==> inputs of tundra <==
==> flow/design.v (excerpt) <==
module archon_top (
    input wire clk,
    input wire reset,  
    input wire [15:0] external_entropy_in,  
    input wire [7:0] analog_entropy_raw,    
    input wire [1:0] ml_predicted_action,  
    input wire ml_risk_flag_top,           
    input wire manual_lock_top,            
    input wire analog_lock_override,
    input wire analog_flush_override,
    input wire quantum_override_signal,  
    input wire [1:0] mission_profile,          
    input wire override_authentication_valid,  
    input wire [7:0] entropy_threshold_fsm,    
    output wire [3:0] cpu_debug_pc,
    output wire [15:0] cpu_debug_instr,
    output wire cpu_debug_stall,
    output wire cpu_debug_flush,
    output wire cpu_debug_lock,
    output wire [7:0] cpu_debug_fsm_entropy_log,
    output wire [2:0] cpu_debug_fsm_instr_type_log,
    output wire cpu_debug_hazard_flag,
    output wire [1:0] cpu_debug_fsm_state,
    output wire cpu_debug_shock_detected,
    output wire [1:0] cpu_debug_classified_entropy,
    output wire system_enable_fire_pulse  
);
    wire archon_top_internal_hazard_to_cpu = 1'b0;  
    pipeline_cpu u_pipeline_cpu (
        .clk(clk),
        .reset(reset),
        .external_entropy_in(external_entropy_in),
        .analog_entropy_raw_in(analog_entropy_raw),
        .ml_predicted_action(ml_predicted_action),  
        .ml_risk_flag_in(ml_risk_flag_top),
        .manual_lock_in(manual_lock_top),
        .internal_hazard_flag_for_fsm(archon_top_internal_hazard_to_cpu),
        .analog_lock_override_in(analog_lock_override),
        .analog_flush_override_in(analog_flush_override),
        .quantum_override_signal_in(quantum_override_signal),
        .mission_profile_in(mission_profile),
        .override_authentication_valid_in(override_authentication_valid),
        .entropy_threshold_fsm_in(entropy_threshold_fsm),
        .debug_pc(cpu_debug_pc),
        .debug_instr(cpu_debug_instr),
        .debug_stall(cpu_debug_stall),
        .debug_flush(cpu_debug_flush),
        .debug_lock(cpu_debug_lock),
        .debug_fsm_entropy_log(cpu_debug_fsm_entropy_log),
        .debug_fsm_instr_type_log(cpu_debug_fsm_instr_type_log),
        .debug_hazard_flag(cpu_debug_hazard_flag),
        .debug_fsm_state(cpu_debug_fsm_state),
        .debug_shock_detected(cpu_debug_shock_detected),
  ...
clock: 20.0 ns
lec_check: 0
abc_area: 1
cap_margin: 20
cell_pad_in_sites_detail_placement: 0
core_margin: 2
core_utilization: 40
cts_cluster_diameter: 146
gpl_timing_driven: 0
slew_margin: 20
run.sh (not shown) runs the stock make flow with config.mk's settings and CLKGATE_MAP_FILE=.
==> sierra (differences from tundra) <==
==> flow/config.mk (replaced) <==
export PLATFORM = sky130hd
export DESIGN_NAME = archon_top
export DESIGN_NICKNAME = archon_top
export VERILOG_FILES = /design/flow/design.v
export SDC_FILE = /design/flow/constraint.sdc
export NUM_CORES = 4
export LEC_CHECK = 0
export ABC_AREA = 1
export CAP_MARGIN = 15
export CORE_MARGIN = 2
export CORE_UTILIZATION = 72
export CTS_CLUSTER_SIZE = 100
export SLEW_MARGIN = 20
==> flow/constraint.sdc (replaced) <==
create_clock -name core_clock -period 9.88 [get_ports {clk}]
set_input_delay 1.9760 -clock core_clock [delete_from_list [all_inputs] [get_ports {clk}]]
set_output_delay 1.9760 -clock core_clock [all_outputs]
set_load 0.01 [all_outputs]
==> harbor (differences from tundra) <==
==> flow/config.mk (replaced) <==
export PLATFORM = sky130hd
export DESIGN_NAME = archon_top
export DESIGN_NICKNAME = archon_top
export VERILOG_FILES = /design/flow/design.v
export SDC_FILE = /design/flow/constraint.sdc
export NUM_CORES = 4
export LEC_CHECK = 0
export CAP_MARGIN = 15
export CORE_MARGIN = 2
export CORE_UTILIZATION = 72
export SLEW_MARGIN = 20
==> flow/constraint.sdc (replaced) <==
create_clock -name core_clock -period 11.0 [get_ports {clk}]
set_input_delay 2.2000 -clock core_clock [delete_from_list [all_inputs] [get_ports {clk}]]
set_output_delay 2.2000 -clock core_clock [all_outputs]
set_load 0.01 [all_outputs]
==> pepper (differences from tundra) <==
==> flow/config.mk (replaced) <==
export PLATFORM = sky130hd
export DESIGN_NAME = archon_top
export DESIGN_NICKNAME = archon_top
export VERILOG_FILES = /design/flow/design.v
export SDC_FILE = /design/flow/constraint.sdc
export NUM_CORES = 4
export LEC_CHECK = 0
export CAP_MARGIN = 20
export CORE_MARGIN = 2
export CORE_UTILIZATION = 72
export CTS_CLUSTER_DIAMETER = 366
export CTS_CLUSTER_SIZE = 13
export SLEW_MARGIN = 20
==> flow/constraint.sdc (replaced) <==
create_clock -name core_clock -period 6.22 [get_ports {clk}]
set_input_delay 1.2440 -clock core_clock [delete_from_list [all_inputs] [get_ports {clk}]]
set_output_delay 1.2440 -clock core_clock [all_outputs]
set_load 0.01 [all_outputs]
==> deck_impl_summary.md <==
Synthesis and Place & Route Summary

Detailed routing
  – M1 wire length: 29.0 mm

Outcome
  – Status: finished with violations
  – Layout Check Fails: negative setup slack

STA
  – Setup ws final: -0.250 ns
  – Final setup fails: 1

Critical path
  – RR Endpoint: u_pipeline_cpu.i_entropy_fsm.current_state[0]

Yosys
  – Synth area leaders: dfrtp_1 (32%), fa_1 (10%), ha_1 (9.2%), mux2_2 (9.2%), inv_1 (3.8%)
Source of the figures above: harbor

==> deck_impl_summary.md <==
Synthesis and Place & Route Summary

Outcome
  – Status: finished with violations
  – Layout Check Fails: negative setup slack

Min path
  – Worst Hold Class: reg2reg

STA
  – Final setup fails: 1
  – Setup ws final: -0.525 ns

Critical path
  – RR Endpoint: u_pipeline_cpu.i_entropy_fsm.current_state[1]
  – Critical path endpoint category: primary output
  – Reg2reg start: u_pipeline_cpu.branch_miss_rate_counter[1]

Layout
  – Final nets: 3679
  – Synth-to-Final Area Change: 12.5%

Detailed routing
  – Drt total wl: 68.6 mm
  – M1 wire length: 26.2 mm

Yosys
  – Aoi share: 0.136
Source of the figures above: sierra

==> deck_impl_summary.md <==
Synthesis and Place & Route Summary

Detailed routing
  – M1 wire length: 29.3 mm

Outcome
  – Layout Check Fails: negative setup slack
  – Status: finished with violations

Global route
  – Vias in the first global route: 23100

STA
  – Setup ws final: -3.06 ns
  – Final setup fails: 3

Critical path
  – RR Endpoint: u_pipeline_cpu.i_entropy_fsm.current_state[0]
Source of the figures above: pepper

==> deck_impl_summary.md <==
Synthesis and Place & Route Summary

CTS
  – Reg clk slew, reported paths: 0.06 ns

Yosys
  – Synth top cell by count: nand2_1
  – Synth area leaders: dfrtp_1 (34%), fa_1 (11%), nand2_1 (10%), ha_1 (9.8%), inv_1 (7.2%)
  – Post-synth EDFFs: 0
  – Yosys stat chip area: 26000 sq um

STA
  – Final setup fails: 0
  – Setup ws final: 2.04 ns

Detailed routing
  – M1 wire length: 32.1 mm

Floorplan
  – DIE AREA: 67100 sq um

Outcome
  – Status: timing/DRC/antenna clean

Critical path
  – RR Endpoint: u_pipeline_cpu.i_entropy_fsm.current_state[1]
Source of the figures above: tundra

